==> design.v <==
`timescale 1ns/1ps
module SIMD(clk,rst,opcode,funct3,funct7,rd_data1,rd_data2,rd_data3,w_add,immed,instrc_add,wr_add,wr_data );
input clk;   
input rst;   
input [6:0] opcode;  
input [2:0] funct3;  
input [6:0] funct7;  
input [15:0] rd_data1;   
input [15:0] rd_data2;   
input [15:0] rd_data3;   
input [4:0] w_add;   
input [11:0] immed;  
output [6:0]instrc_add;
output [4:0] wr_add;     
output [15:0] wr_data;   
wire [1:0]mode;
reg [12:0]op;
wire [3:0]scr_r;
wire scr;
wire [2:0]op_r;
wire [1:0]mac_hl;
wire [15:0]sig_ex;
wire [6:0]n_instrc_add;
wire [1:0]alu_mode;
wire [12:0]alu_op;
wire alu_scr;
wire signed[15:0]source1;
wire [15:0]data2;
wire signed[15:0]source3;
wire [15:0]exsig_data;
wire signed[15:0]source2;
wire signed[7:0]source1_8_1;
wire signed[7:0]source1_8_2;
wire signed[7:0]source2_8_1;
wire signed[7:0]source2_8_2;
wire signed[7:0]source3_8_1;
wire signed[7:0]source3_8_2;
wire signed[3:0]source1_4_1;
wire signed[3:0]source1_4_2;
wire signed[3:0]source1_4_3;
wire signed[3:0]source1_4_4;
wire signed[3:0]source2_4_1;
wire signed[3:0]source2_4_2;
wire signed[3:0]source2_4_3;
wire signed[3:0]source2_4_4;
wire signed[3:0]source3_4_1;
wire signed[3:0]source3_4_2;
wire signed[3:0]source3_4_3;
wire signed[3:0]source3_4_4;
reg [15:0]result_reg;
reg [31:0]mul_reg;
reg[91:0] pip_reg;
reg [6:0] instrc_add;  
assign scr_r=opcode[3:0];
assign op_r=opcode[6:4];
assign mac_hl=funct7[1:0];
always @(posedge clk)
    begin
        if(!rst)
            instrc_add<=0;
        else
            instrc_add<=n_instrc_add;
    end
assign mode=(funct3==3'b001)? 2'b01:
            (funct3==3'b010)? 2'b10:
            (funct3==3'b100)? 2'b11:2'b00;
assign scr=(scr_r==4'b0011)? 1:0;
always @ (opcode or funct7 or mac_hl)
    begin
        case (opcode)
            7'b0111011:begin
                            case(funct7)
                                7'b0000000: op=13'b0000_0000_0000_1;  
                                7'b0100000: op=13'b0000_0000_0001_0;  
                                7'b1000001: op=13'b0000_0000_0010_0;  
                                7'b1000010: op=13'b0000_0000_0100_0;  
                                7'b0001000: op=13'b0000_0000_1000_0;  
                                7'b0010000: op=13'b0000_0001_0000_0;  
                                7'b0011000: op=13'b0000_0010_0000_0;  
                                7'b0110000: op=13'b0000_0100_0000_0;  
                                default:op=13'b0000_0000_0000_0;  
                            endcase
                        end
             7'b1001011:begin
                            case(mac_hl)
                                2'b01:op=13'b0000_1000_0000_0;  
                                2'b10:op=13'b0001_0000_0000_0;  
                                default:op=13'b0000_0000_0000_0;  
                            endcase
                        end
             7'b0100011:op=13'b0010_0000_0000_0;  
             7'b1100011:op=13'b0100_0000_0000_0;  
             7'b1010011:op=13'b1000_0000_0000_0;  
             default:op=13'b0000_0000_0000_0;  
        endcase                                   
    end
assign sig_ex={{4{immed[10]}},immed};
assign n_instrc_add=instrc_add+3'b100;
always @(posedge clk)
    begin
        if(!rst)
            pip_reg <=0;
        else
            begin
                pip_reg[1:0]<=mode;  
                pip_reg[14:2]<=op;  
                pip_reg[15]<=scr;  
                pip_reg[31:16]<= rd_data1;  
                pip_reg[47:32]<= rd_data2;  
                pip_reg[63:48]<= rd_data3;  
                pip_reg[68:64]<= w_add;  
                pip_reg[91:76]<= sig_ex; 
            end 
    end
assign alu_mode=pip_reg[1:0];
assign alu_op=pip_reg[14:2];
assign alu_scr=pip_reg[15];
assign source1=pip_reg[31:16];
assign data2=pip_reg[47:32];
assign source3=pip_reg[63:48];
assign wr_add=pip_reg[68:64];
assign exsig_data=pip_reg[91:76];
assign source2=(alu_scr==1'b0)? data2:exsig_data;
assign source1_8_1=source1[7:0];
assign source1_8_2=source1[15:8];
assign source2_8_1=source2[7:0];
assign source2_8_2=source2[15:8];
assign source3_8_1=source3[7:0];
assign source3_8_2=source3[15:8];
assign source1_4_1=source1[3:0];
assign source1_4_2=source1[7:4];
assign source1_4_3=source1[11:8];
assign source1_4_4=source1[15:12];
assign source2_4_1=source2[3:0];
assign source2_4_2=source2[7:4];
assign source2_4_3=source2[11:8];
assign source2_4_4=source2[15:12];
assign source3_4_1=source3[3:0];
assign source3_4_2=source3[7:4];
assign source3_4_3=source3[11:8];
assign source3_4_4=source3[15:12];
always @(alu_op or alu_mode or source1 or source2 or source3 or source1_8_1 or source1_8_2 or 
         source2_8_1 or source2_8_2 or source3_8_1 or source3_8_2 or source1_4_1 or source1_4_2 or
         source1_4_3 or source1_4_4 or source2_4_1 or source2_4_2 or source2_4_3 or source2_4_4 or
         source3_4_1 or source3_4_2 or source3_4_3 or source3_4_3 or source3_4_4)
    begin
        mul_reg=0;
        result_reg=0;
        case(alu_op)
           13'b0000_0000_0000_1:begin
                                    case(alu_mode)
                                        2'b01:result_reg=source1+source2;  
                                        2'b10:result_reg={source1_8_2+source2_8_2,source1_8_1+source2_8_1};  
                                        2'b11:result_reg={source1_4_4+source2_4_4,source1_4_3+source2_4_3,source1_4_2+source2_4_2,source1_4_1+source2_4_1};  
                                        default:result_reg=0;
                                    endcase
                                end
           13'b0000_0000_0001_0:begin
                                    case(alu_mode)
                                        2'b01:result_reg=source1-source2;  
                                        2'b10:result_reg={source1_8_2-source2_8_2,source1_8_1-source2_8_1};  
                                        2'b11:result_reg={source1_4_4-source2_4_4,source1_4_3-source2_4_3,source1_4_2-source2_4_2,source1_4_1-source2_4_1};  
                                        default:result_reg=0;                       
                                    endcase
                                end
           13'b0000_0000_0010_0:begin
                                    case(alu_mode)
                                        2'b01:begin
                                                mul_reg=source1*source2;  
                                                result_reg=mul_reg[15:0];  
                                              end
                                        2'b10:begin
                                                mul_reg[15:0]=source1_8_1*source2_8_1;  
                                                mul_reg[31:16]=source1_8_2*source2_8_2;
                                                result_reg={mul_reg[23:16],mul_reg[7:0]}; 
                                              end
                                        2'b11:begin
                                                mul_reg[7:0]=source1_4_1*source2_4_1;  
                                                mul_reg[15:8]=source1_4_2*source2_4_2;
                                                mul_reg[23:16]=source1_4_3*source2_4_3;
                                                mul_reg[31:24]=source1_4_4*source2_4_4;
                                                result_reg={mul_reg[27:24],mul_reg[19:16],mul_reg[11:8],mul_reg[3:0]}; 
                                              end
                                        default:begin
                                                    result_reg=0;
                                                    mul_reg=0;
                                                end
                                    endcase
                                end
           13'b0000_0000_0100_0:begin
                                    case(alu_mode)
                                        2'b01:begin 
                                                mul_reg=source1*source2;  
                                                result_reg=mul_reg[31:16];  
                                              end
                                        2'b10:begin
                                                mul_reg[15:0]=source1_8_1*source2_8_1;  
                                                mul_reg[31:16]=source1_8_2*source2_8_2;
                                                result_reg={mul_reg[31:24],mul_reg[15:8]}; 
                                              end
                                        2'b11:begin
                                                mul_reg[7:0]=source1_4_1*source2_4_1;  
                                                mul_reg[15:8]=source1_4_2*source2_4_2;
                                                mul_reg[23:16]=source1_4_3*source2_4_3;
                                                mul_reg[31:24]=source1_4_4*source2_4_4;
                                                result_reg={mul_reg[31:28],mul_reg[23:20],mul_reg[15:12],mul_reg[7:4]}; 
                                              end
                                        default:begin
                                                    result_reg=0;
                                                    mul_reg=0;
                                                end
                                    endcase
                                end
           13'b0000_0000_1000_0:result_reg=source1&source2;  
           13'b0000_0001_0000_0:result_reg=source1|source2;  
           13'b0000_0010_0000_0:result_reg=source1^source2;  
           13'b0000_0100_0000_0:result_reg=~source1;  
           13'b0000_1000_0000_0:begin
                                    case(alu_mode)
                                        2'b01:begin
                                                mul_reg=source1*source2+{{16{1'b0}},source3};  
                                                result_reg=mul_reg[15:0];  
                                              end
                                        2'b10:begin
                                                mul_reg[15:0]=source1_8_1*source2_8_1+{{8{1'b0}},source3_8_1};  
                                                mul_reg[31:16]=source1_8_2*source2_8_2+{{8{1'b0}},source3_8_2};
                                                result_reg={mul_reg[23:16],mul_reg[7:0]}; 
                                              end
                                        2'b11:begin
                                                mul_reg[7:0]=source1_4_1*source2_4_1+{{4{1'b0}},source3_4_1};  
                                                mul_reg[15:8]=source1_4_2*source2_4_2+{{4{1'b0}},source3_4_2};
                                                mul_reg[23:16]=source1_4_3*source2_4_3+{{4{1'b0}},source3_4_3};
                                                mul_reg[31:24]=source1_4_4*source2_4_4+{{4{1'b0}},source3_4_4};
                                                result_reg={mul_reg[27:24],mul_reg[19:16],mul_reg[11:8],mul_reg[3:0]}; 
                                              end
                                        default:begin
                                                    result_reg=0;
                                                    mul_reg=0;
                                                end
                                    endcase
                                end
           13'b0001_0000_0000_0:begin
                                    case(alu_mode)
                                        2'b01:begin
                                                mul_reg=source1*source2+{{16{1'b0}},source3};  
                                                result_reg=mul_reg[31:16];  
                                              end
                                        2'b10:begin
                                                mul_reg[15:0]=source1_8_1*source2_8_1+{{8{1'b0}},source3_8_1};  
                                                mul_reg[31:16]=source1_8_2*source2_8_2+{{8{1'b0}},source3_8_2};
                                                result_reg={mul_reg[31:24],mul_reg[15:8]}; 
                                              end
                                        2'b11:begin
                                                mul_reg[7:0]=source1_4_1*source2_4_1+{{4{1'b0}},source3_4_1};  
                                                mul_reg[15:8]=source1_4_2*source2_4_2+{{4{1'b0}},source3_4_2};
                                                mul_reg[23:16]=source1_4_3*source2_4_3+{{4{1'b0}},source3_4_3};
                                                mul_reg[31:24]=source1_4_4*source2_4_4+{{4{1'b0}},source3_4_4};
                                                result_reg={mul_reg[31:28],mul_reg[23:20],mul_reg[15:12],mul_reg[7:4]}; 
                                              end
                                        default:begin
                                                    result_reg=0;
                                                    mul_reg=0;
                                                end                                    
                                    endcase
                                end
           13'b0010_0000_0000_0:result_reg=(source1<<source2);  
           13'b0100_0000_0000_0:result_reg=(source1>>source2);  
           13'b1000_0000_0000_0:result_reg=(source1<<<source2);  
           default:result_reg=0;
        endcase
    end
assign wr_data=result_reg;
endmodule
==> run.sh <==
#!/bin/bash
# the make line also repeats each setting of config.mk as NAME=value (left out here)
make -C /OpenROAD-flow-scripts/flow DESIGN_CONFIG=/design/flow/config.mk WORK_HOME=/design/flow/orfs CLKGATE_MAP_FILE= finish
==> config.mk <==
export PLATFORM = sky130hd
export DESIGN_NAME = SIMD
export DESIGN_NICKNAME = SIMD
export VERILOG_FILES = /design/flow/design.v
export SDC_FILE = /design/flow/constraint.sdc
export NUM_CORES = 4
export LEC_CHECK = 0
export CAP_MARGIN = 20
export CORE_MARGIN = 2
export CORE_UTILIZATION = 70
export CTS_CLUSTER_DIAMETER = 280
export CTS_CLUSTER_SIZE = 43
export PLACE_DENSITY_LB_ADDON = 0.0
export SETUP_SLACK_MARGIN = 2.13
export SLEW_MARGIN = 20
export TNS_END_PERCENT = 5
==> constraint.sdc <==
create_clock -name core_clock -period 11.0 [get_ports {clk}]
set_input_delay 2.2000 -clock core_clock [delete_from_list [all_inputs] [get_ports {clk}]]
set_output_delay 2.2000 -clock core_clock [all_outputs]
set_load 0.01 [all_outputs]
==> results of run 1 <==
[metal layers]
layer	vias to the layer above	wire [microns]	track usage
met1	15650	44200	0.639
met2	3474	58000	0.833
met4	14	18900	0.554
met3	1445	25100	0.316
li1	12819	-	-
met5	-	303	0.0499
[area by class of cell]
type	instances	area, sq um
antenna	18	45.0
clock buffer	9	225
clock inverter	7	77.6
fill	2793	8940
inverter	942	3590
multi-input combinational	2739	28300
sequential	86	1730
tap	607	759
timing repair buffer	315	2890
timing repair inverter	1	7.51
[metrics by stage]
stage               cell area (sq um)   util
global route                    37600  0.807
detailed placement              35500  0.762
floorplan                       33300      -
finish                          37600  0.808
global placement                35500  0.762
CTS                             37100  0.797
[what timing repair did]
item / in CTS / in global routing
setup endpoints to repair: 16 / 16
resized: 202 / 63
endpoints found under the hold margin: 0 / 0
buffers inserted: 65 / 17
pin swaps: 53 / 43
gates cloned: 2 / 0
==> flow_summary.yaml, run 1 <==
# generated from flow reports
status:
  outcome: "finished clean"
final_timing:
  final_period_minus_worst_setup_slack_ns: 10.38
  fin_crit_sh: 0.944
  hold_ws_ns: 0.527
  layout_setup_ws_ns: 0.616
  final.setup.tns_ns: 0
  worst_pin_slew_ns: 1.35
  setup_viol_count_final: 0
  maxSlewViolCount: 0
  timing.clock.skew_ns: 0.00113
  grt_setup_unrepaired: "yes"
  timing.fmax_ghz: 0.0963
  finalHoldViolations: 0
  timing.slew.headroom: 0.0945
run:
  warning_count: 75
  timing.max_cap.violations: 0
power_and_ir_drop:
  clockPowerShare: 0.075
  p_sw_frac: 0.562
  power_frac_comb: 0.842
  maxPowerGroup: "combinational logic"
  share_seq_of_total_power: 0.083
  combinationalPower_mw: 3.59
  vdd.ir_drop.worst_mv: 0.369
  net-switching-power_mw: 2.40
  power_density_over_the_cells_nw_per_um2: 113
  power_sequential_mw: 0.355
  fin_total_pwr_mw: 4.27
  p_leak_nw: 19.0
  pg_clk_mw: 0.319
  internal-power_mw: 1.87
setup_path:
  critical_path.top_delay_family: "adder cells"
  crit_path_max_incr_delay_ns: 0.77
  timing.critical_path.buf_inv: 11
  crit_arrival_ns: 8.18
  kind_of_start_point_of_the_critical_path: "register"
  timing_worst_setup_path_type: "reg2out"
  type_of_element_capturing_the_critical_path: "output pin"
  timing.critical_path.depth: 28
  rr_startpoint: "instrc_add[2]"
  worstReg2RegEnd: "instrc_add[6]"
  rr_worst_depth: 4
  worstSetupEndpoint: "wr_data[7]"
  crit_path_top_delay_cell: "sky130_fd_sc_hd__fa_2"
  timing.critical_path.required_ns: 8.80
  startpoint: "pip_reg[15]"
  critPathMaxFanout: 7
  timing.reg2reg.setup_slack_ns: 9.78
place:
  post-place-ws_ns: 0.395
  gp_routability_congestion: 1.17
  detailed_place_hpwl_mm: 109
  placedCellCount: 4605
  port_buffers: 109
clock_network:
  clock-root-buffer: "sky130_fd_sc_hd__clkbuf_16"
  h-tree-depth: 3
  clkLatencyLatePin_ns: 0.37
  tritoncts_clock_tree: "yes"
  clk_pin_slew_ns: 0.08
  max-clock-path-buffers: 2
  cts-buffers-inserted: 9
  tritoncts_num_sinks: 86
  cts_hold_buf: 0
worst_hold_path:
  min-delay-path-class: "reg2reg"
  hold_path_depth: 1
  start_point_of_the_worst_hold_path: "instrc_add[2]"
  hold-path-endpoint: "instrc_add[2]"
logic_synthesis:
  synth-seq-cells: 86
  ys_top_logic_family: "adder cells"
  postSynth.topFlopCell: "sky130_fd_sc_hd__dfxtp_1"
  top_post_synthesis_cells_by_count: "925 x sky130_fd_sc_hd__inv_1, 593 x sky130_fd_sc_hd__fa_1, 401 x sky130_fd_sc_hd__ha_1"
  synthSimpleGateAreaFrac: 0.127
  yosysTopAreaCell: "sky130_fd_sc_hd__fa_1"
  synth_adder_area_share: 0.510
  syn_area_per_cell_sq_um: 8.48
  syn-instance-count: 3901
  synth.top_cell.area_share: 0.359
  xor_share_synth: 0.0445
  postSynth.asyncResetShare: 0
  proportion_of_synthesized_area_in_mux_cells: 0.0165
  synth.yosys.num_cells: 3901
  yosys.area_share.aoi: 0.126
  edf_count: 0
  yosys.stat.chipArea_sq_um: 33100
  leading_post_synthesis_cells_by_cell_area: "sky130_fd_sc_hd__fa_1 36%, sky130_fd_sc_hd__ha_1 15%, sky130_fd_sc_hd__inv_1 10%, sky130_fd_sc_hd__dfxtp_1 5.2%, sky130_fd_sc_hd__nand2_1 3.3%"
  synth_cell_types: 81
  yosys.stat.seqShare: 0.0520
  ys.warnings.count: 1
  synthesis.area_sq_um: 33100
  top_cell: "sky130_fd_sc_hd__inv_1"
drt:
  detail_route.drc_violations: 0
  routed_wl_mm: 147
  vias: 33402
  wire_per_inst_microns: 31.0
  avgViaCountPerCell: 7.07
  antenna_left: 0
  detail_route.first_pass.iterations: 13
  dr.first_iter.drc_count: 5133
grt:
  global_route.overflow_total: 0
  grt_max_degree: 77
  grt_pass1_vias: 34992
  grt.total_usage: 0.595
  grt_pass1_wl_mm: 214
  antenna_found_initial: 18
die:
  design.portCount: 112
  design.core.area_sq_um: 46600
  num_rows: 79
  die_width_microns: 221
  die_height_microns: 221
  initial_utilization: 0.711
  die_area_sq_um: 49000
cells_and_area:
  syn_to_final_growth_pct: 13.7
  layout.nets: 5172
  final-instance-count-excl-fill: 4724
==> run 2: changes to the inputs <==
- CORE_UTILIZATION: 70 -> 58
- CTS_CLUSTER_DIAMETER: 280 -> 353
- CTS_CLUSTER_SIZE: 43 -> 98
- PLACE_DENSITY: not set -> 0.35
- PLACE_DENSITY_LB_ADDON: 0.0 -> not set
- SETUP_SLACK_MARGIN: 2.13 -> not set
- TNS_END_PERCENT: 5 -> 25
- clock period: 11.0 -> 10.0 ns (I/O delays scaled with it)
==> run 2 against run 1 <==
Compared with the run above:
- the layout now fails its checks (negative setup slack)
- worst setup slack got worse by 0.71 ns
- hold slack got worse by 0.048 ns
- clock power increased by 7.8%
- synthesized cell count unchanged
- cell count increased by 5.5%
- sequential power increased by 8.7%
- combinational power increased by 4%
- register-to-register slack got worse by 0.85 ns
- synthesized area unchanged
- total power increased by 4.5%
- count of clock-buffer cells in the layout increased by 2
- routed wire length decreased by 5.6%
- largest cell class unchanged
==> flow_summary.yaml, run 2 <==
# generated from flow reports
logic_synthesis:
  synth.top_cell.area_share: 0.359
  ys.warnings.count: 1
  syn-instance-count: 3901
  synth-seq-cells: 86
  yosysTopAreaCell: "sky130_fd_sc_hd__fa_1"
  yosys.stat.chipArea_sq_um: 33100
  yosys.stat.seqShare: 0.0520
  postSynth.asyncResetShare: 0
  top_cell: "sky130_fd_sc_hd__inv_1"
  proportion_of_synthesized_area_in_mux_cells: 0.0165
  synthSimpleGateAreaFrac: 0.127
  top_post_synthesis_cells_by_count: "925 x sky130_fd_sc_hd__inv_1, 593 x sky130_fd_sc_hd__fa_1, 401 x sky130_fd_sc_hd__ha_1"
  synthesis.area_sq_um: 33100
  yosys.area_share.aoi: 0.126
  edf_count: 0
  ys_top_logic_family: "adder cells"
  synth_cell_types: 81
  synth_adder_area_share: 0.510
  synth.yosys.num_cells: 3901
  leading_post_synthesis_cells_by_cell_area: "sky130_fd_sc_hd__fa_1 36%, sky130_fd_sc_hd__ha_1 15%, sky130_fd_sc_hd__inv_1 10%, sky130_fd_sc_hd__dfxtp_1 5.2%, sky130_fd_sc_hd__nand2_1 3.3%"
  xor_share_synth: 0.0445
  postSynth.topFlopCell: "sky130_fd_sc_hd__dfxtp_1"
  syn_area_per_cell_sq_um: 8.48
clock_network:
  clk_pin_slew_ns: 0.07
  cts-buffers-inserted: 9
  clkLatencyLatePin_ns: 0.35
  h-tree-depth: 3
  tritoncts_clock_tree: "yes"
  tritoncts_num_sinks: 86
  clock-root-buffer: "sky130_fd_sc_hd__clkbuf_16"
  max-clock-path-buffers: 2
  cts_hold_buf: 0
cells_and_area:
  layout.cell_area.non_filler_sq_um: 38000
  layout.nets: 5297
  syn_to_final_growth_pct: 14.8
  final-instance-count-excl-fill: 4982
power_and_ir_drop:
  p_sw_frac: 0.535
  p_leak_nw: 19.5
  share_seq_of_total_power: 0.086
  pg_clk_mw: 0.344
  internal-power_mw: 2.08
  power_density_over_the_cells_nw_per_um2: 117
  power_sequential_mw: 0.386
  vdd.ir_drop.worst_mv: 0.213
  clockPowerShare: 0.077
  combinationalPower_mw: 3.73
  power_frac_comb: 0.836
  net-switching-power_mw: 2.38
  maxPowerGroup: "combinational logic"
final_timing:
  final_period_minus_worst_setup_slack_ns: 10.10
  hold_ws_ns: 0.479
  finalHoldViolations: 0
  worst_pin_slew_ns: 1.28
  timing.slew.headroom: 0.140
  layout_setup_ws_ns: -0.0983
  maxSlewViolCount: 0
  timing.clock.skew_ns: 0.00639
  setup_viol_count_final: 2
  final.setup.tns_ns: -0.121
  fin_crit_sh: 1.01
  timing.fmax_ghz: 0.0990
  grt_setup_unrepaired: "yes"
setup_path:
  critical_path.top_delay_family: "adder cells"
  crit_path_top_delay_cell: "sky130_fd_sc_hd__fa_1"
  kind_of_start_point_of_the_critical_path: "register"
  timing.reg2reg.setup_slack_ns: 8.93
  critPathMaxFanout: 10
  timing.critical_path.depth: 31
  timing.critical_path.buf_inv: 12
  rr_worst_depth: 4
  crit_path_max_incr_delay_ns: 0.59
  crit_arrival_ns: 8.10
  type_of_element_capturing_the_critical_path: "output pin"
  timing_worst_setup_path_type: "reg2out"
  worstSetupEndpoint: "wr_data[5]"
  timing.critical_path.required_ns: 8.00
  startpoint: "pip_reg[15]"
  worstReg2RegEnd: "instrc_add[6]"
  rr_startpoint: "instrc_add[2]"
status:
  outcome: "complete, but fails checks"
  so_faults: "negative setup slack"
grt:
  global_route.overflow_total: 0
  antenna_found_initial: 12
  grt_max_degree: 77
  grt_pass1_wl_mm: 204
  grt.total_usage: 0.473
  grt_pass1_vias: 32774
die:
  design.portCount: 112
  die_height_microns: 243
  design.core.area_sq_um: 56400
  die_area_sq_um: 59000
  initial_utilization: 0.587
  num_rows: 87
  die_width_microns: 243
drt:
  routed_wl_mm: 138
  dr.first_iter.drc_count: 3826
  antenna_left: 0
  wire_per_inst_microns: 27.8
  detail_route.drc_violations: 0
  vias: 31172
  detail_route.first_pass.iterations: 9
  avgViaCountPerCell: 6.26
worst_hold_path:
  min-delay-path-class: "reg2reg"
  hold-path-endpoint: "instrc_add[2]"
  hold_path_depth: 1
  start_point_of_the_worst_hold_path: "instrc_add[2]"
run:
  timing.max_cap.violations: 0
  warning_count: 75
place:
  gp_routability_congestion: 1.13
  detailed_place.area_sq_um: 37200
  port_buffers: 109
  placedCellCount: 4952
  detailed_place_hpwl_mm: 116
## run 2: timing repair
action	4_1_cts	5_1_grt
pin swaps	10	18
setup endpoints to repair	12	15
buffers inserted	7	6
gates resized	53	56
## run 2: final cells by class
class | instances | area, sq um
inverter | 942 | 3540
multi-input combinational | 2739 | 27700
tap | 756 | 946
antenna | 3 | 7.51
sequential | 86 | 1730
fill | 4661 | 18400
clock inverter | 4 | 55.1
timing repair buffer | 441 | 3760
clock buffer | 11 | 243
## run 2: through the flow
stage               utilization  power [mW]  setup WS [ns]
global route              0.674        4.75         -0.230
detailed placement        0.660        3.84         -0.190
CTS                       0.670        4.25         -0.122
finish                    0.674        4.46        -0.0983
global placement          0.660        3.72         -0.110
floorplan                     -        2.41          0.109
## run 2: layer usage
layer	part of all wire	track usage	vias to the layer above
met2	0.42	0.714	2137
met1	0.35	0.569	15247
met5	0.0011	0	-
met3	0.12	0.132	721
li1	-	-	13051
met4	0.11	0.380	16
==> run 3: changes to the inputs <==
- ABC_AREA: not set -> 1
- CORE_UTILIZATION: 58 -> 72
- CTS_CLUSTER_DIAMETER: 353 -> 188
- CTS_CLUSTER_SIZE: 98 -> 100
- PLACE_DENSITY: 0.35 -> 0.38
- TNS_END_PERCENT: 25 -> 20
- clock period: 10.0 -> 8.64 ns (I/O delays scaled with it)
==> run 3 against run 2 <==
Compared with the run above:
- the run now fails in 5_1_grt
- die area shrank 15%
- synthesized cell count up 23%
- synthesized area increased by 5.0%
==> flow_summary.yaml, run 3 <==
# physical design summary
logic_synthesis:
  yosys.area_share.aoi: 0.0927
  yosys.stat.seqShare: 0.0496
  syn-instance-count: 4800
  synth_cell_types: 57
  top_post_synthesis_cells_by_count: "1229 x sky130_fd_sc_hd__inv_1, 898 x sky130_fd_sc_hd__nand2_1, 593 x sky130_fd_sc_hd__fa_1"
  synth-seq-cells: 86
  edf_count: 0
  xor_share_synth: 0.0144
  synth.top_cell.area_share: 0.342
  synth.yosys.num_cells: 4800
  top_cell: "sky130_fd_sc_hd__inv_1"
  leading_post_synthesis_cells_by_cell_area: "sky130_fd_sc_hd__fa_1 34%, sky130_fd_sc_hd__ha_1 14%, sky130_fd_sc_hd__inv_1 13%, sky130_fd_sc_hd__nand2_1 9.7%, sky130_fd_sc_hd__dfxtp_1 5.0%"
  yosysTopAreaCell: "sky130_fd_sc_hd__fa_1"
  yosys.stat.chipArea_sq_um: 34700
  ys_top_logic_family: "adder cells"
  synth_adder_area_share: 0.486
  syn_area_per_cell_sq_um: 7.23
  postSynth.topFlopCell: "sky130_fd_sc_hd__dfxtp_1"
  postSynth.asyncResetShare: 0
  ys.warnings.count: 1
  synthSimpleGateAreaFrac: 0.207
  proportion_of_synthesized_area_in_mux_cells: 0
  synthesis.area_sq_um: 34700
clock_network:
  tritoncts_num_sinks: 86
  max-clock-path-buffers: 2
  h-tree-depth: 3
  cts_hold_buf: 0
  cts-buffers-inserted: 9
  clock-root-buffer: "sky130_fd_sc_hd__clkbuf_16"
die:
  die_area_sq_um: 50000
  design.portCount: 112
  num_rows: 80
  die_width_microns: 224
  initial_utilization: 0.729
  die_height_microns: 224
  design.core.area_sq_um: 47600
place:
  port_buffers: 109
  gp_routability_congestion: 1.18
  detailed_place_hpwl_mm: 121
grt:
  global_route.overflow_total: 663
  grt.total_usage: 0.876
status:
  outcome: "did not finish"
  stop_error: "[ERROR GRT-0232] Routing congestion too high. Check the congestion heatmap in the GUI."
  outcome.stop_stage: "5_1_grt"
==> run 3: timing repair <==
action,in CTS
pin swaps,93
setup endpoints to repair,16
setup buffers,35
gates cloned,1
resized,350
==> run 3: metal layers <==
metal  overflow  global-route usage
met5          6               0.597
met4        188               0.859
met3         62               0.790
met2        350               0.991
met1         57               0.865
==> run 3: per-stage QoR <==
step / cell area (sq um) / TNS [ns] / cells / worst slack [ns] / hold WS [ns]
3_5_place_dp: 39800 / -7.01 / 5872 / -0.602 / 0.455
4_1_cts: 41600 / -0.662 / 5922 / -0.0717 / 0.481
2_1_floorplan: 34700 / 0 / 4801 / 0.332 / 0.469
3_3_place_gp: 39800 / -2.62 / 5872 / -0.267 / 0.450
==> run 4: changes to the inputs <==
- ABC_AREA: 1 -> not set
- CAP_MARGIN: 20 -> 30
- CORE_ASPECT_RATIO: not set -> 1.47
- CORE_UTILIZATION: 72 -> 54
- CTS_CLUSTER_DIAMETER: 188 -> 197
- CTS_CLUSTER_SIZE: 100 -> not set
- GPL_ROUTABILITY_DRIVEN: not set -> 1
- PLACE_DENSITY: 0.38 -> not set
- TNS_END_PERCENT: 20 -> not set
- clock period: 8.64 -> 10.6 ns (I/O delays scaled with it)
==> run 4 against run 3 <==
Compared with the run above:
- the run now finishes clean
- synthesized area down 4.7%
- die area grew 27%
- synthesized cell count decreased by 19%
==> flow_summary.yaml, run 4 <==
# generated from flow reports
grt:
  grt.total_usage: 0.476
  antenna_found_initial: 8
  grt_pass1_wl_mm: 215
  grt_max_degree: 77
  grt_pass1_vias: 33033
  global_route.overflow_total: 0
run:
  warning_count: 72
  timing.max_cap.violations: 0
power_and_ir_drop:
  power_frac_comb: 0.821
  net-switching-power_mw: 2.19
  internal-power_mw: 1.79
  p_leak_nw: 18.8
  p_sw_frac: 0.550
  combinationalPower_mw: 3.27
  pg_clk_mw: 0.353
  fin_total_pwr_mw: 3.98
  power_density_over_the_cells_nw_per_um2: 108
  clockPowerShare: 0.089
  share_seq_of_total_power: 0.091
  maxPowerGroup: "combinational logic"
  power_sequential_mw: 0.362
  vdd.ir_drop.worst_mv: 0.111
place:
  post-place-ws_ns: -0.00733
  port_buffers: 109
  gp_routability_congestion: 1.08
  detailed_place_hpwl_mm: 122
  detailed_place.area_sq_um: 36300
setup_path:
  crit_path_top_delay_cell: "sky130_fd_sc_hd__fa_1"
  kind_of_start_point_of_the_critical_path: "register"
  worstSetupEndpoint: "wr_data[5]"
  timing.critical_path.required_ns: 8.48
  timing.critical_path.buf_inv: 10
  critPathMaxFanout: 5
  timing.critical_path.depth: 29
  worstReg2RegEnd: "instrc_add[6]"
  crit_arrival_ns: 8.40
  startpoint: "pip_reg[15]"
  timing.reg2reg.setup_slack_ns: 9.57
  critical_path.top_delay_family: "adder cells"
  rr_worst_depth: 4
  type_of_element_capturing_the_critical_path: "output pin"
  crit_path_max_incr_delay_ns: 0.60
  rr_startpoint: "instrc_add[3]"
  timing_worst_setup_path_type: "reg2out"
worst_hold_path:
  hold_path_depth: 1
  start_point_of_the_worst_hold_path: "instrc_add[2]"
  min-delay-path-class: "reg2reg"
  hold-path-endpoint: "instrc_add[2]"
logic_synthesis:
  synth.yosys.num_cells: 3901
  synth.top_cell.area_share: 0.359
  top_post_synthesis_cells_by_count: "925 x sky130_fd_sc_hd__inv_1, 593 x sky130_fd_sc_hd__fa_1, 401 x sky130_fd_sc_hd__ha_1"
  synth_cell_types: 81
  postSynth.asyncResetShare: 0
  syn_area_per_cell_sq_um: 8.48
  ys_top_logic_family: "adder cells"
  xor_share_synth: 0.0445
  synth_adder_area_share: 0.510
  synthSimpleGateAreaFrac: 0.127
  syn-instance-count: 3901
  synthesis.area_sq_um: 33100
  synth-seq-cells: 86
  leading_post_synthesis_cells_by_cell_area: "sky130_fd_sc_hd__fa_1 36%, sky130_fd_sc_hd__ha_1 15%, sky130_fd_sc_hd__inv_1 10%, sky130_fd_sc_hd__dfxtp_1 5.2%, sky130_fd_sc_hd__nand2_1 3.3%"
  proportion_of_synthesized_area_in_mux_cells: 0.0165
  edf_count: 0
  postSynth.topFlopCell: "sky130_fd_sc_hd__dfxtp_1"
  yosys.stat.seqShare: 0.0520
  ys.warnings.count: 1
  yosys.area_share.aoi: 0.126
  top_cell: "sky130_fd_sc_hd__inv_1"
  yosysTopAreaCell: "sky130_fd_sc_hd__fa_1"
  yosys.stat.chipArea_sq_um: 33100
final_timing:
  final_period_minus_worst_setup_slack_ns: 10.52
  fin_crit_sh: 0.993
  timing.slew.headroom: 0.234
  layout_setup_ws_ns: 0.0754
  worst_pin_slew_ns: 1.15
  setup_viol_count_final: 0
  timing.fmax_ghz: 0.0950
  finalHoldViolations: 0
  maxSlewViolCount: 0
  grt_setup_unrepaired: "yes"
  timing.clock.skew_ns: 0.0235
die:
  design.portCount: 112
  num_rows: 110
  design.core.area_sq_um: 61000
  die_width_microns: 208
  initial_utilization: 0.543
  die_height_microns: 304
  die_area_sq_um: 63300
cells_and_area:
  syn_to_final_growth_pct: 11.6
  layout.nets: 5184
  layout.cell_area.non_filler_sq_um: 36900
clock_network:
  clkLatencyLatePin_ns: 0.41
  clock-root-buffer: "sky130_fd_sc_hd__clkbuf_16"
  h-tree-depth: 3
  tritoncts_num_sinks: 86
  cts-buffers-inserted: 9
  tritoncts_clock_tree: "yes"
  max-clock-path-buffers: 2
  clk_pin_slew_ns: 0.07
  cts_hold_buf: 0
drt:
  antenna_left: 0
  routed_wl_mm: 147
  detail_route.first_pass.iterations: 6
  wire_per_inst_microns: 30.0
  vias: 30466
  detail_route.drc_violations: 0
  dr.first_iter.drc_count: 2829
  avgViaCountPerCell: 6.22
status:
  outcome: "finished clean"
run 4: metrics by stage:
stage / setup TNS, ns / instances / utilization / hold WS, ns
2_1_floorplan: 0 / 3902 / - / 0.476
3_3_place_gp: 0 / 4868 / 0.595 / 0.446
3_5_place_dp: -0.00733 / 4871 / 0.595 / 0.460
4_1_cts: 0 / 4887 / 0.601 / 0.476
5_1_grt: -0.113 / 4895 / 0.605 / 0.509
6_report: 0 / 4899 / 0.605 / 0.473
run 4: layout make-up:
cell class	instances	area (sq um)
Multi-Input combinational cell	2739	27500
Fill cell	5450	24100
Inverter	942	3540
Timing Repair Buffer	328	2820
Sequential cell	86	1730
Tap cell	784	981
Clock buffer	10	229
Clock inverter	6	68.8
Antenna cell	4	10.0
run 4: timing repair:
item / CTS / global route
setup endpoints to repair: 12 / 12
pin swaps: 0 / 10
gates resized: 18 / 45
setup buffers: 0 / 7
gates cloned: 0 / 0
run 4: per-layer routing:
| layer | up-vias | global-route usage | wire (microns) |
|---|---|---|---|
| li1 | 12806 | - | - |
| met1 | 14815 | 0.479 | 45700 |
| met2 | 1948 | 0.758 | 66200 |
| met3 | 889 | 0.119 | 12900 |
| met4 | 8 | 0.543 | 22100 |
| met5 | - | 0 | 44 |
==> run 5: changes to the inputs <==
- CAP_MARGIN: 30 -> 20
- CELL_PAD_IN_SITES_GLOBAL_PLACEMENT: not set -> 3
- CORE_ASPECT_RATIO: 1.47 -> not set
- CORE_MARGIN: 2 -> 7
- CORE_UTILIZATION: 54 -> 33
- CTS_CLUSTER_DIAMETER: 197 -> 400
- CTS_CLUSTER_SIZE: not set -> 48
- GPL_ROUTABILITY_DRIVEN: 1 -> not set
- GPL_TIMING_DRIVEN: not set -> 0
- PLACE_DENSITY: not set -> 0.81
- SETUP_SLACK_MARGIN: not set -> 0.7
- clock period: 10.6 -> 18.5 ns (I/O delays scaled with it)
==> run 5 against run 4 <==
Compared with the run above:
- critical path depth unchanged
- largest cell class unchanged
- routed wire length up 7.3%
- highest routed layer unchanged
- largest power group unchanged
- synthesized area unchanged
- clock skew down 0.016 ns
- still clean on timing, DRC and antenna
- sequential power down 43%
==> flow_summary.yaml, run 5 <==
# generated from flow reports
status:
  outcome: "finished clean"
power_and_ir_drop:
  power_frac_comb: 0.815
  p_sw_frac: 0.587
  internal-power_mw: 0.911
  p_leak_nw: 18.0
  net-switching-power_mw: 1.29
  power_sequential_mw: 0.206
  clockPowerShare: 0.091
  pg_clk_mw: 0.201
  share_seq_of_total_power: 0.094
  fin_total_pwr_mw: 2.20
  vdd.ir_drop.worst_mv: 0.0624
  combinationalPower_mw: 1.80
  maxPowerGroup: "combinational logic"
  power_density_over_the_cells_nw_per_um2: 60.6
setup_path:
  worstReg2RegEnd: "instrc_add[6]"
  timing_worst_setup_path_type: "reg2out"
  critPathMaxFanout: 11
  type_of_element_capturing_the_critical_path: "output pin"
  critical_path.most_common_cell: "sky130_fd_sc_hd__fa_1"
  crit_path_max_incr_delay_ns: 1.05
  timing.reg2reg.setup_slack_ns: 17.43
  timing.critical_path.required_ns: 14.80
  rr_startpoint: "instrc_add[2]"
  worstSetupEndpoint: "wr_data[11]"
  kind_of_start_point_of_the_critical_path: "register"
  crit_path_top_delay_cell: "sky130_fd_sc_hd__clkinv_1"
  rr_worst_depth: 4
  startpoint: "pip_reg[15]"
  critical_path.top_delay_family: "adder cells"
  timing.critical_path.buf_inv: 10
  crit_arrival_ns: 12.43
  timing.critical_path.depth: 29
clock_network:
  clkLatencyLatePin_ns: 0.38
  h-tree-depth: 3
  tritoncts_num_sinks: 86
  clock-root-buffer: "sky130_fd_sc_hd__clkbuf_16"
  post_cts.repair.setup_buffers: 0
  cts-buffers-inserted: 9
  tritoncts_clock_tree: "yes"
  clk_pin_slew_ns: 0.08
  cts_hold_buf: 0
  max-clock-path-buffers: 2
  postcts_resize_cnt: 0
logic_synthesis:
  synth-seq-cells: 86
  synth.yosys.num_cells: 3901
  ys.warnings.count: 1
  syn_area_per_cell_sq_um: 8.48
  yosysTopAreaCell: "sky130_fd_sc_hd__fa_1"
  xor_share_synth: 0.0445
  synth_adder_area_share: 0.510
  edf_count: 0
  top_cell: "sky130_fd_sc_hd__inv_1"
  top_post_synthesis_cells_by_count: "925 x sky130_fd_sc_hd__inv_1, 593 x sky130_fd_sc_hd__fa_1, 401 x sky130_fd_sc_hd__ha_1"
  ys_top_logic_family: "adder cells"
  syn-instance-count: 3901
  yosys.area_share.aoi: 0.126
  postSynth.asyncResetShare: 0
  synth_cell_types: 81
  postSynth.topFlopCell: "sky130_fd_sc_hd__dfxtp_1"
  synthSimpleGateAreaFrac: 0.127
  yosys.stat.chipArea_sq_um: 33100
  yosys.stat.seqShare: 0.0520
  synthesis.area_sq_um: 33100
  synth.top_cell.area_share: 0.359
  proportion_of_synthesized_area_in_mux_cells: 0.0165
  leading_post_synthesis_cells_by_cell_area: "sky130_fd_sc_hd__fa_1 36%, sky130_fd_sc_hd__ha_1 15%, sky130_fd_sc_hd__inv_1 10%, sky130_fd_sc_hd__dfxtp_1 5.2%, sky130_fd_sc_hd__nand2_1 3.3%"
final_timing:
  setup_viol_count_final: 0
  finalHoldViolations: 0
  timing.fmax_ghz: 0.0620
  grt_setup_unrepaired: "no"
  maxSlewViolCount: 0
  timing.slew.headroom: 0.166
  worst_pin_slew_ns: 1.25
  fin_crit_sh: 0.872
  final.setup.tns_ns: 0
  timing.clock.skew_ns: 0.00750
  final_period_minus_worst_setup_slack_ns: 16.13
run:
  timing.max_cap.violations: 0
  warning_count: 71
grt:
  global_route.overflow_total: 0
  grt_max_degree: 19
  grt_pass1_vias: 30126
  grt.total_usage: 0.288
  grt_pass1_wl_mm: 223
  antenna_found_initial: 3
worst_hold_path:
  hold-path-endpoint: "instrc_add[2]"
  min-delay-path-class: "reg2reg"
  start_point_of_the_worst_hold_path: "instrc_add[2]"
  hold_path_depth: 1
drt:
  detail_route.drc_violations: 0
  detail_route.first_pass.iterations: 6
  vias: 28805
  wire_per_inst_microns: 29.6
  antenna_left: 0
  avgViaCountPerCell: 5.41
  routed_wl_mm: 158
  dr.first_iter.drc_count: 2454
place:
  port_buffers: 109
  detailed_place_hpwl_mm: 134
  gp_routability_congestion: 1.02
die:
  die_height_microns: 331
  die_width_microns: 331
  design.core.area_sq_um: 98900
  initial_utilization: 0.335
  die_area_sq_um: 109000
  design.portCount: 112
  num_rows: 115
cells_and_area:
  fillerInstances: 10549
  syn_to_final_growth_pct: 9.89
  layout.nets: 5108
[run 5: routing by layer]
metal / wire length (microns) / track usage / up-vias / part of all wire
met5: 13 / 0 / - / 0.000082
met1: 67900 / 0.382 / 14706 / 0.43
met2: 71100 / 0.464 / 1140 / 0.45
li1: - / - / 12670 / -
met3: 10700 / 0.0487 / 287 / 0.068
met4: 7960 / 0.119 / 2 / 0.050
[run 5: cell type report]
cell class	instances	area [sq um]	share of cell area
inverters	942	3540	0.0973
diodes	2	5.00	0.000138
well taps	1287	1610	0.0443
multi-input cells	2739	27400	0.754
flip-flops and latches	86	1720	0.0474
repair buffers	117	1210	0.0334
clock buffers	9	225	0.00619
clock inverters	7	75.1	0.00206
plain buffers	135	563	0.0155
[run 5: metrics by stage]
step                      instance area (sq um)  cells  worst slack (ns)  utilization  hold slack, ns
after floorplan                           33100   3902              6.91            -           0.476
after global placement                    35800   5298             0.786        0.362           0.455
after detailed placement                  36000   5306              3.04        0.365           0.468
after CTS                                 36300   5322              2.56        0.368           0.487
after global routing                      36400   5322              2.29        0.368           0.518
final                                     36400   5324              2.37        0.368           0.483
==> run 6: changes to the inputs <==
- CELL_PAD_IN_SITES_GLOBAL_PLACEMENT: 3 -> not set
- CORE_MARGIN: 7 -> 2
- CORE_UTILIZATION: 33 -> 70
- CTS_CLUSTER_DIAMETER: 400 -> 28
- CTS_CLUSTER_SIZE: 48 -> 43
- GPL_TIMING_DRIVEN: 0 -> not set
- MAX_ROUTING_LAYER: not set -> met4
- PLACE_DENSITY: 0.81 -> not set
- SETUP_SLACK_MARGIN: 0.7 -> 2.13
- clock period: 18.5 -> 9.22 ns (I/O delays scaled with it)
==> run 6 against run 5 <==
Compared with the run above:
- the run now fails in 5_1_grt
- synthesized cell count stayed put
- die area down 55%
- synthesized area stayed put
==> flow_summary.yaml, run 6 <==
# physical design summary
status:
  outcome: "did not finish"
  outcome.stop_stage: "5_1_grt"
  stop_error: "[ERROR GRT-0232] Routing congestion too high. Check the congestion heatmap in the GUI."
grt:
  grt.total_usage: 0.652
  global_route.overflow_total: 10
logic_synthesis:
  syn_area_per_cell_sq_um: 8.48
  yosys.stat.chipArea_sq_um: 33100
  synthSimpleGateAreaFrac: 0.127
  top_post_synthesis_cells_by_count: "925 x sky130_fd_sc_hd__inv_1, 593 x sky130_fd_sc_hd__fa_1, 401 x sky130_fd_sc_hd__ha_1"
  synth.top_cell.area_share: 0.359
  top_cell: "sky130_fd_sc_hd__inv_1"
  ys_top_logic_family: "adder cells"
  synth_adder_area_share: 0.510
  xor_share_synth: 0.0445
  proportion_of_synthesized_area_in_mux_cells: 0.0165
  synth-seq-cells: 86
  yosys.area_share.aoi: 0.126
  synthesis.area_sq_um: 33100
  syn-instance-count: 3901
  yosysTopAreaCell: "sky130_fd_sc_hd__fa_1"
  synth.yosys.num_cells: 3901
  yosys.stat.seqShare: 0.0520
  postSynth.asyncResetShare: 0
  ys.warnings.count: 1
  leading_post_synthesis_cells_by_cell_area: "sky130_fd_sc_hd__fa_1 36%, sky130_fd_sc_hd__ha_1 15%, sky130_fd_sc_hd__inv_1 10%, sky130_fd_sc_hd__dfxtp_1 5.2%, sky130_fd_sc_hd__nand2_1 3.3%"
  postSynth.topFlopCell: "sky130_fd_sc_hd__dfxtp_1"
  synth_cell_types: 81
  edf_count: 0
clock_network:
  h-tree-depth: 3
  max-clock-path-buffers: 2
  cts_hold_buf: 0
  tritoncts_num_sinks: 86
  cts-buffers-inserted: 9
  clock-root-buffer: "sky130_fd_sc_hd__clkbuf_16"
die:
  die_width_microns: 221
  design.core.area_sq_um: 46600
  die_height_microns: 221
  num_rows: 79
  design.portCount: 112
  die_area_sq_um: 49000
  initial_utilization: 0.711
place:
  detailed_place_hpwl_mm: 109
  port_buffers: 109
  gp_routability_congestion: 1.31
-- run 6: stage by stage --
stage	instance area [sq um]	setup WS [ns]	instances
floorplan	33700	0.450	3902
global placement	38600	-0.465	4964
detailed placement	38600	-0.696	4964
CTS	40200	-0.182	5045
-- run 6: routing by layer --
metal	global-route usage	overflow
met2	0.850	4
met3	0.407	0
met4	0.638	6
met1	0.649	0
met5	-	-
-- run 6: timing repair --
| action | CTS |
|---|---|
| setup endpoints to repair | 16 |
| pin swaps | 109 |
| setup buffers | 65 |
| gates resized | 237 |
==> run 7: changes to the inputs <==
- CELL_PAD_IN_SITES_DETAIL_PLACEMENT: not set -> 0
- CELL_PAD_IN_SITES_GLOBAL_PLACEMENT: not set -> 3
- CORE_ASPECT_RATIO: not set -> 0.87
- CORE_MARGIN: 2 -> 3
- CORE_UTILIZATION: 70 -> 19
- CTS_CLUSTER_DIAMETER: 28 -> not set
- CTS_CLUSTER_SIZE: 43 -> not set
- GPL_TIMING_DRIVEN: not set -> 1
- MAX_ROUTING_LAYER: met4 -> met5
- MIN_ROUTING_LAYER: not set -> met2
- PLACE_DENSITY: not set -> 0.38
- SETUP_SLACK_MARGIN: 2.13 -> -1.24
- TNS_END_PERCENT: not set -> 50
- clock period: 9.22 -> 14.5 ns (I/O delays scaled with it)
==> run 7 against run 6 <==
Compared with the run above:
- the layout now fails its checks (negative setup slack)
- synthesized cell count did not move
- die area rose to 3.7 times the previous value
- synthesized area did not move
==> flow_summary.yaml, run 7 <==
# generated from flow reports
status:
  outcome: "complete, but fails checks"
  so_faults: "negative setup slack"
setup_path:
  worstReg2RegEnd: "instrc_add[6]"
  crit_path_max_incr_delay_ns: 0.92
  crit_arrival_ns: 12.35
  type_of_element_capturing_the_critical_path: "output pin"
  rr_startpoint: "instrc_add[2]"
  startpoint: "pip_reg[15]"
  timing.critical_path.required_ns: 11.60
  kind_of_start_point_of_the_critical_path: "register"
  timing.reg2reg.setup_slack_ns: 13.44
  critical_path.top_delay_family: "adder cells"
  timing_worst_setup_path_type: "reg2out"
  crit_path_top_delay_cell: "sky130_fd_sc_hd__mux2i_2"
  timing.critical_path.buf_inv: 8
  critPathMaxFanout: 15
  timing.critical_path.depth: 27
  rr_worst_depth: 4
  worstSetupEndpoint: "wr_data[11]"
place:
  detailed_place_hpwl_mm: 178
  port_buffers: 109
  gp_routability_congestion: 0.991
  post-place-ws_ns: -0.513
logic_synthesis:
  ys.warnings.count: 1
  yosysTopAreaCell: "sky130_fd_sc_hd__fa_1"
  syn-instance-count: 3901
  yosys.area_share.aoi: 0.126
  edf_count: 0
  synth-seq-cells: 86
  synth.yosys.num_cells: 3901
  yosys.stat.chipArea_sq_um: 33100
  synth_cell_types: 81
  leading_post_synthesis_cells_by_cell_area: "sky130_fd_sc_hd__fa_1 36%, sky130_fd_sc_hd__ha_1 15%, sky130_fd_sc_hd__inv_1 10%, sky130_fd_sc_hd__dfxtp_1 5.2%, sky130_fd_sc_hd__nand2_1 3.3%"
  top_post_synthesis_cells_by_count: "925 x sky130_fd_sc_hd__inv_1, 593 x sky130_fd_sc_hd__fa_1, 401 x sky130_fd_sc_hd__ha_1"
  proportion_of_synthesized_area_in_mux_cells: 0.0165
  top_cell: "sky130_fd_sc_hd__inv_1"
  xor_share_synth: 0.0445
  syn_area_per_cell_sq_um: 8.48
  yosys.stat.seqShare: 0.0520
  synth.top_cell.area_share: 0.359
  synth_adder_area_share: 0.510
  synthSimpleGateAreaFrac: 0.127
  synthesis.area_sq_um: 33100
  ys_top_logic_family: "adder cells"
  postSynth.topFlopCell: "sky130_fd_sc_hd__dfxtp_1"
  postSynth.asyncResetShare: 0
final_timing:
  final_period_minus_worst_setup_slack_ns: 15.25
  final.setup.tns_ns: -1.67
  fin_crit_sh: 1.05
  layout_setup_ws_ns: -0.750
  finalHoldViolations: 0
  maxSlewViolCount: 0
  worst_pin_slew_ns: 1.21
  timing.slew.headroom: 0.191
  timing.clock.skew_ns: 0.00474
  hold_ws_ns: 0.480
  setup_viol_count_final: 6
  timing.fmax_ghz: 0.0656
worst_hold_path:
  start_point_of_the_worst_hold_path: "instrc_add[2]"
  min-delay-path-class: "reg2reg"
  hold-path-endpoint: "instrc_add[2]"
  hold_path_depth: 1
power_and_ir_drop:
  vdd.ir_drop.worst_mv: 0.0645
  power_sequential_mw: 0.267
  maxPowerGroup: "combinational logic"
  power_frac_comb: 0.832
  internal-power_mw: 1.23
  power_density_over_the_cells_nw_per_um2: 83.8
  net-switching-power_mw: 1.97
  p_leak_nw: 18.2
  p_sw_frac: 0.615
  combinationalPower_mw: 2.66
  share_seq_of_total_power: 0.084
  clockPowerShare: 0.084
  pg_clk_mw: 0.269
clock_network:
  clkLatencyLatePin_ns: 0.40
  clock-root-buffer: "sky130_fd_sc_hd__clkbuf_16"
  max-clock-path-buffers: 2
  cts_hold_buf: 0
  h-tree-depth: 3
  tritoncts_clock_tree: "yes"
  clk_pin_slew_ns: 0.08
  tritoncts_num_sinks: 86
  postcts_resize_cnt: 0
  post_cts.repair.setup_buffers: 0
  cts-buffers-inserted: 9
die:
  die_height_microns: 395
  initial_utilization: 0.192
  design.portCount: 112
  die_width_microns: 453
  die_area_sq_um: 179000
  num_rows: 142
  design.core.area_sq_um: 173000
drt:
  wire_per_inst_microns: 33.6
  vias: 40796
  detail_route.first_pass.iterations: 12
  routed_wl_mm: 214
  wl_met3_mm: 99.5
  dr.first_iter.drc_count: 6339
  avgViaCountPerCell: 6.39
  antenna_left: 0
  detail_route.drc_violations: 0
  met2RoutedLength_mm: 98.2
  detail_route.wirelength.met1_microns: 0
  top_layer: "met5"
cells_and_area:
  layout.nets: 5073
  syn_to_final_growth_pct: 15.1
  fillerInstances: 19291
  postLayoutCoreUtil: 0.221
grt:
  grt_max_degree: 77
  antenna_found_initial: 21
  global_route.overflow_total: 0
  grt_pass1_wl_mm: 285
  grt_pass1_vias: 48579
  grt.total_usage: 0.356
run:
  timing.max_cap.violations: 0
  warning_count: 74
run 7: metrics by stage:
step | total power, mW | area, sq um | std cells
finish | 3.19 | 38100 | 6384
global route | 3.47 | 38000 | 6342
CTS | 3.12 | 37800 | 6300
detailed placement | 2.82 | 37500 | 6284
global placement | 2.84 | 37400 | 6283
floorplan | 1.66 | 33100 | 3902
run 7: metal layers:
layer	vias to the layer above	GRT usage
met4	96	0.0533
li1	12596	-
met2	13192	0.378
met3	1034	0.528
met1	13878	-
met5	-	0.245
run 7: cell type report:
type                    count  area (sq um)  area share
inverters                 942          3540      0.0928
repair buffers            217          1890      0.0497
clock buffers               9           225     0.00591
clock inverters             7          91.3     0.00240
well taps                2304          2880      0.0757
diodes                     80           200     0.00526
flip-flops and latches     86          1730      0.0453
multi-input cells        2739         27500       0.723
==> run 8: changes to the inputs <==
- ABC_AREA: not set -> 1
- CELL_PAD_IN_SITES_DETAIL_PLACEMENT: 0 -> not set
- CELL_PAD_IN_SITES_GLOBAL_PLACEMENT: 3 -> not set
- CORE_ASPECT_RATIO: 0.87 -> not set
- CORE_MARGIN: 3 -> 2
- CORE_UTILIZATION: 19 -> 72
- CTS_CLUSTER_DIAMETER: not set -> 28
- CTS_CLUSTER_SIZE: not set -> 88
- MAX_ROUTING_LAYER: met5 -> not set
- MIN_ROUTING_LAYER: met2 -> not set
- PLACE_DENSITY: 0.38 -> not set
- PLACE_DENSITY_LB_ADDON: not set -> 0.19
- SETUP_SLACK_MARGIN: -1.24 -> 4.51
- TNS_END_PERCENT: 50 -> not set
- clock period: 14.5 -> 17.4 ns (I/O delays scaled with it)
==> run 8 against run 7 <==
Compared with the run above:
- the run now finishes clean
- hold slack lost 0.00065 ns
- critical path depth shrank 2
- clock power shrank 22%
- first-iteration DRC count shrank 22%
- synthesized cell count grew 23%
- design area shrank 3.5%
- combinational power shrank 26%
- global-route usage grew 19 points
- total power shrank 25%
- via count shrank 14%
- sequential share of layout area grew 0.16 points
- largest cell class unchanged
- largest power group unchanged
- highest routed layer unchanged
==> flow_summary.yaml, run 8 <==
# generated from flow reports
status:
  outcome: "finished clean"
logic_synthesis:
  yosys.stat.seqShare: 0.0496
  postSynth.topFlopCell: "sky130_fd_sc_hd__dfxtp_1"
  top_post_synthesis_cells_by_count: "1229 x sky130_fd_sc_hd__inv_1, 898 x sky130_fd_sc_hd__nand2_1, 593 x sky130_fd_sc_hd__fa_1"
  synth_cell_types: 57
  edf_count: 0
  synth.top_cell.area_share: 0.342
  synth-seq-cells: 86
  synth.yosys.num_cells: 4800
  proportion_of_synthesized_area_in_mux_cells: 0
  ys_top_logic_family: "adder cells"
  ys.warnings.count: 1
  top_cell: "sky130_fd_sc_hd__inv_1"
  postSynth.asyncResetShare: 0
  synthSimpleGateAreaFrac: 0.207
  syn-instance-count: 4800
  synth_adder_area_share: 0.486
  yosysTopAreaCell: "sky130_fd_sc_hd__fa_1"
  synthesis.area_sq_um: 34700
  leading_post_synthesis_cells_by_cell_area: "sky130_fd_sc_hd__fa_1 34%, sky130_fd_sc_hd__ha_1 14%, sky130_fd_sc_hd__inv_1 13%, sky130_fd_sc_hd__nand2_1 9.7%, sky130_fd_sc_hd__dfxtp_1 5.0%"
  yosys.stat.chipArea_sq_um: 34700
  xor_share_synth: 0.0144
  syn_area_per_cell_sq_um: 7.23
  yosys.area_share.aoi: 0.0927
setup_path:
  type_of_element_capturing_the_critical_path: "output pin"
  worstSetupEndpoint: "wr_data[11]"
  timing.critical_path.depth: 25
  critical_path.most_common_cell: "sky130_fd_sc_hd__fa_1"
  crit_path_top_delay_cell: "sky130_fd_sc_hd__fa_1"
  timing.critical_path.required_ns: 13.92
  timing.critical_path.buf_inv: 5
  worstReg2RegEnd: "instrc_add[6]"
  timing.reg2reg.setup_slack_ns: 16.36
  startpoint: "pip_reg[31]"
  kind_of_start_point_of_the_critical_path: "register"
  rr_startpoint: "instrc_add[2]"
  critical_path.top_delay_family: "adder cells"
  rr_worst_depth: 6
  crit_arrival_ns: 9.22
  crit_path_max_incr_delay_ns: 0.90
  timing_worst_setup_path_type: "reg2out"
  critPathMaxFanout: 15
clock_network:
  clkLatencyLatePin_ns: 0.36
  clk_pin_slew_ns: 0.07
  max-clock-path-buffers: 2
  h-tree-depth: 3
  post_cts.repair.setup_buffers: 0
  tritoncts_clock_tree: "yes"
  tritoncts_num_sinks: 86
  cts-buffers-inserted: 9
  cts_hold_buf: 0
  postcts_resize_cnt: 0
  clock-root-buffer: "sky130_fd_sc_hd__clkbuf_16"
final_timing:
  timing.fmax_ghz: 0.0788
  final.setup.tns_ns: 0
  setup_viol_count_final: 0
  timing.slew.headroom: 0.181
  finalHoldViolations: 0
  worst_pin_slew_ns: 1.22
  maxSlewViolCount: 0
  grt_setup_unrepaired: "no"
  fin_crit_sh: 0.730
  timing.clock.skew_ns: 0.00988
  final_period_minus_worst_setup_slack_ns: 12.70
grt:
  antenna_found_initial: 7
  grt_pass1_vias: 36006
  grt_busiest_layer: "met2"
  met3_usage: 0.246
  global_route.usage.met2: 0.797
  grt_max_degree: 72
  global_route.overflow_total: 0
  grt.total_usage: 0.549
  grt_pass1_wl_mm: 203
  grt.met1_usage: 0.621
cells_and_area:
  final-instance-count-excl-fill: 5468
  syn_to_final_growth_pct: 5.82
  postLayoutCoreUtil: 0.771
  logic_area_sq_um: 27800
  register_area_sq_um: 1720
  fillerInstances: 3405
  layout.nets: 5922
worst_hold_path:
  start_point_of_the_worst_hold_path: "instrc_add[2]"
  hold-path-endpoint: "instrc_add[2]"
  min-delay-path-class: "reg2reg"
  hold_path_depth: 1
power_and_ir_drop:
  combinationalPower_mw: 1.98
  p_sw_frac: 0.606
  power_density_over_the_cells_nw_per_um2: 65.4
  clockPowerShare: 0.087
  pg_clk_mw: 0.210
  internal-power_mw: 0.947
  net-switching-power_mw: 1.46
  vdd.ir_drop.worst_mv: 0.0764
  share_seq_of_total_power: 0.089
  power_sequential_mw: 0.215
  power_frac_comb: 0.823
  p_leak_nw: 19.9
  maxPowerGroup: "combinational logic"
drt:
  dr.first_iter.drc_count: 4930
  routed_wl_mm: 134
  antenna_left: 0
  detail_route.drc_violations: 0
  vias: 34965
  wire_per_inst_microns: 24.6
  avgViaCountPerCell: 6.39
  detail_route.first_pass.iterations: 10
die:
  die_height_microns: 224
  die_width_microns: 224
  die_area_sq_um: 50000
  design.core.area_sq_um: 47600
  num_rows: 80
  design.portCount: 112
  initial_utilization: 0.729
run:
  warning_count: 71
  timing.max_cap.violations: 0
place:
  port_buffers: 109
  detailed_place_hpwl_mm: 109
  placedCellCount: 5448
  gp_routability_congestion: 1.13
[run 8: layer usage]
layer  share of wire  wire length, microns
met1            0.32                 43400
met2            0.41                 54600
met3            0.16                 21500
met4            0.11                 14700
met5          0.0012                   155
[run 8: per-stage QoR]
| step | cell area [sq um] | worst slack, ns | power, mW | hold slack, ns |
|---|---|---|---|---|
| after CTS | 36700 | 4.86 | 2.27 | 0.477 |
| after detailed placement | 36400 | 5.27 | 2.05 | 0.460 |
| final | 36700 | 4.70 | 2.40 | 0.479 |
| after global placement | 36400 | 5.42 | 1.98 | 0.447 |
| after global routing | 36700 | 4.55 | 2.55 | 0.500 |
| after floorplan | 34700 | 7.34 | 1.44 | 0.469 |
[run 8: cell type report]
cell class / instances / area share
Sequential cell: 86 / 0.0469
Timing Repair Buffer: 148 / 0.0377
Clock buffer: 9 / 0.00613
Antenna cell: 4 / 0.000272
Clock inverter: 7 / 0.00208
Tap cell: 615 / 0.0209
Inverter: 1253 / 0.128
Multi-Input combinational cell: 3346 / 0.758
==> run 9: changes to the inputs <==
- ABC_AREA: 1 -> not set
- CORE_UTILIZATION: 72 -> 52
- CTS_CLUSTER_DIAMETER: 28 -> 353
- CTS_CLUSTER_SIZE: 88 -> 98
- GPL_TIMING_DRIVEN: 1 -> not set
- PLACE_DENSITY_LB_ADDON: 0.19 -> not set
- SETUP_SLACK_MARGIN: 4.51 -> not set
- TNS_END_PERCENT: not set -> 25
- clock period: 17.4 -> 8.39 ns (I/O delays scaled with it)
==> run 9 against run 8 <==
Compared with the run above:
- now fails the layout checks on negative setup slack
- utilization down 11 points
- synthesized cell count down 19%
- sequential power up 110%
- die area up 31%
- hold slack worse by 0.0061 ns
- sequential share of layout area down 0.52 points
- design area up 13%
- critical path depth up 4
- global-route usage down 14 points
- count of clock-buffer cells in the layout unchanged
- routed wire length down 0.27%
- largest cell class unchanged
==> flow_summary.yaml, run 9 <==
# generated from flow reports
status:
  outcome: "complete, but fails checks"
  so_faults: "negative setup slack"
setup_path:
  timing.critical_path.required_ns: 6.71
  timing_worst_setup_path_type: "reg2out"
  type_of_element_capturing_the_critical_path: "output pin"
  worstReg2RegEnd: "instrc_add[6]"
  crit_path_max_incr_delay_ns: 0.54
  crit_arrival_ns: 7.75
  critical_path.top_delay_family: "adder cells"
  critical_path.most_common_cell: "sky130_fd_sc_hd__fa_1"
  worstSetupEndpoint: "wr_data[13]"
  timing.reg2reg.setup_slack_ns: 7.36
  timing.critical_path.depth: 29
  crit_path_top_delay_cell: "sky130_fd_sc_hd__fa_1"
  kind_of_start_point_of_the_critical_path: "register"
  rr_worst_depth: 4
  startpoint: "pip_reg[15]"
  rr_startpoint: "instrc_add[2]"
  timing.critical_path.buf_inv: 10
  critPathMaxFanout: 7
drt:
  detail_route.first_pass.iterations: 6
  avgViaCountPerCell: 5.65
  wire_per_inst_microns: 24.6
  dr.first_iter.drc_count: 3176
  vias: 30727
  routed_wl_mm: 134
  antenna_left: 0
  detail_route.drc_violations: 0
power_and_ir_drop:
  clockPowerShare: 0.077
  share_seq_of_total_power: 0.078
  power_sequential_mw: 0.454
  vdd.ir_drop.worst_mv: 0.130
  combinationalPower_mw: 4.94
  p_leak_nw: 21.3
  maxPowerGroup: "combinational logic"
  fin_total_pwr_mw: 5.84
  pg_clk_mw: 0.447
  power_frac_comb: 0.846
  internal-power_mw: 2.85
  p_sw_frac: 0.512
  net-switching-power_mw: 2.99
  power_density_over_the_cells_nw_per_um2: 141
logic_synthesis:
  yosys.stat.chipArea_sq_um: 33100
  syn-instance-count: 3901
  synth-seq-cells: 86
  yosys.area_share.aoi: 0.126
  postSynth.topFlopCell: "sky130_fd_sc_hd__dfxtp_1"
  top_cell: "sky130_fd_sc_hd__inv_1"
  synthSimpleGateAreaFrac: 0.127
  synth.top_cell.area_share: 0.359
  syn_area_per_cell_sq_um: 8.48
  edf_count: 0
  yosys.stat.seqShare: 0.0520
  leading_post_synthesis_cells_by_cell_area: "sky130_fd_sc_hd__fa_1 36%, sky130_fd_sc_hd__ha_1 15%, sky130_fd_sc_hd__inv_1 10%, sky130_fd_sc_hd__dfxtp_1 5.2%, sky130_fd_sc_hd__nand2_1 3.3%"
  synthesis.area_sq_um: 33100
  synth_adder_area_share: 0.510
  postSynth.asyncResetShare: 0
  proportion_of_synthesized_area_in_mux_cells: 0.0165
  ys.warnings.count: 1
  ys_top_logic_family: "adder cells"
  synth_cell_types: 81
  synth.yosys.num_cells: 3901
  xor_share_synth: 0.0445
  yosysTopAreaCell: "sky130_fd_sc_hd__fa_1"
  top_post_synthesis_cells_by_count: "925 x sky130_fd_sc_hd__inv_1, 593 x sky130_fd_sc_hd__fa_1, 401 x sky130_fd_sc_hd__ha_1"
final_timing:
  setup_viol_count_final: 16
  grt_setup_unrepaired: "yes"
  fin_crit_sh: 1.12
  layout_setup_ws_ns: -1.03
  timing.clock.skew_ns: 0.00240
  finalHoldViolations: 0
  final_period_minus_worst_setup_slack_ns: 9.42
  maxSlewViolCount: 0
  timing.fmax_ghz: 0.106
  timing.slew.headroom: 0.292
  worst_pin_slew_ns: 1.06
die:
  die_area_sq_um: 65700
  die_width_microns: 256
  initial_utilization: 0.525
  design.core.area_sq_um: 63000
  num_rows: 92
  design.portCount: 112
  die_height_microns: 256
clock_network:
  clk_pin_slew_ns: 0.08
  h-tree-depth: 3
  cts_hold_buf: 0
  cts-buffers-inserted: 9
  tritoncts_num_sinks: 86
  tritoncts_clock_tree: "yes"
  clock-root-buffer: "sky130_fd_sc_hd__clkbuf_16"
  clkLatencyLatePin_ns: 0.38
  max-clock-path-buffers: 2
run:
  timing.max_cap.violations: 0
  warning_count: 74
cells_and_area:
  syn_to_final_growth_pct: 25.4
  layout.cell_area.non_filler_sq_um: 41500
  layout.nets: 5663
place:
  post-place-ws_ns: -1.11
  port_buffers: 109
  gp_routability_congestion: 1.09
  detailed_place.area_sq_um: 40300
  detailed_place_hpwl_mm: 115
worst_hold_path:
  start_point_of_the_worst_hold_path: "instrc_add[2]"
  hold-path-endpoint: "instrc_add[2]"
  min-delay-path-class: "reg2reg"
  hold_path_depth: 1
grt:
  antenna_found_initial: 4
  global_route.overflow_total: 0
  grt_pass1_wl_mm: 200
  grt.total_usage: 0.414
  grt_max_degree: 77
  grt_pass1_vias: 31579
-- run 9: metrics by stage --
step,hold WS [ns],setup TNS [ns],utilization,instances
3_5_place_dp,0.456,-14.67,0.641,5399
5_1_grt,0.507,-15.77,0.659,5437
3_3_place_gp,0.452,-13.66,0.641,5399
2_1_floorplan,0.476,-0.469,-,3902
4_1_cts,0.479,-12.37,0.654,5429
6_report,0.473,-12.79,0.659,5439
-- run 9: what timing repair did --
item	in CTS	in global routing
endpoints found under the hold margin	0	0
setup buffers	16	7
cloned	1	0
pin swaps	63	55
setup endpoints to repair	16	16
gates resized	150	62
-- run 9: layer usage --
layer / vias to the layer above / GRT usage / part of all wire
met3: 351 / 0.0990 / 0.11
met5: - / 0 / 0.000082
met4: 2 / 0.188 / 0.056
met1: 15031 / 0.556 / 0.41
met2: 1562 / 0.635 / 0.43
li1: 13781 / - / -
-- run 9: area by class of cell --
| class | instances | area, sq um |
|---|---|---|
| Fill cell | 5541 | 21500 |
| Timing Repair Buffer | 807 | 6720 |
| Clock inverter | 7 | 73.8 |
| Tap cell | 846 | 1060 |
| Multi-Input combinational cell | 2739 | 28100 |
| Antenna cell | 3 | 7.51 |
| Inverter | 942 | 3570 |
| Clock buffer | 9 | 225 |
| Sequential cell | 86 | 1730 |
No activity file was given, so power comes from the tool's default toggle rates.
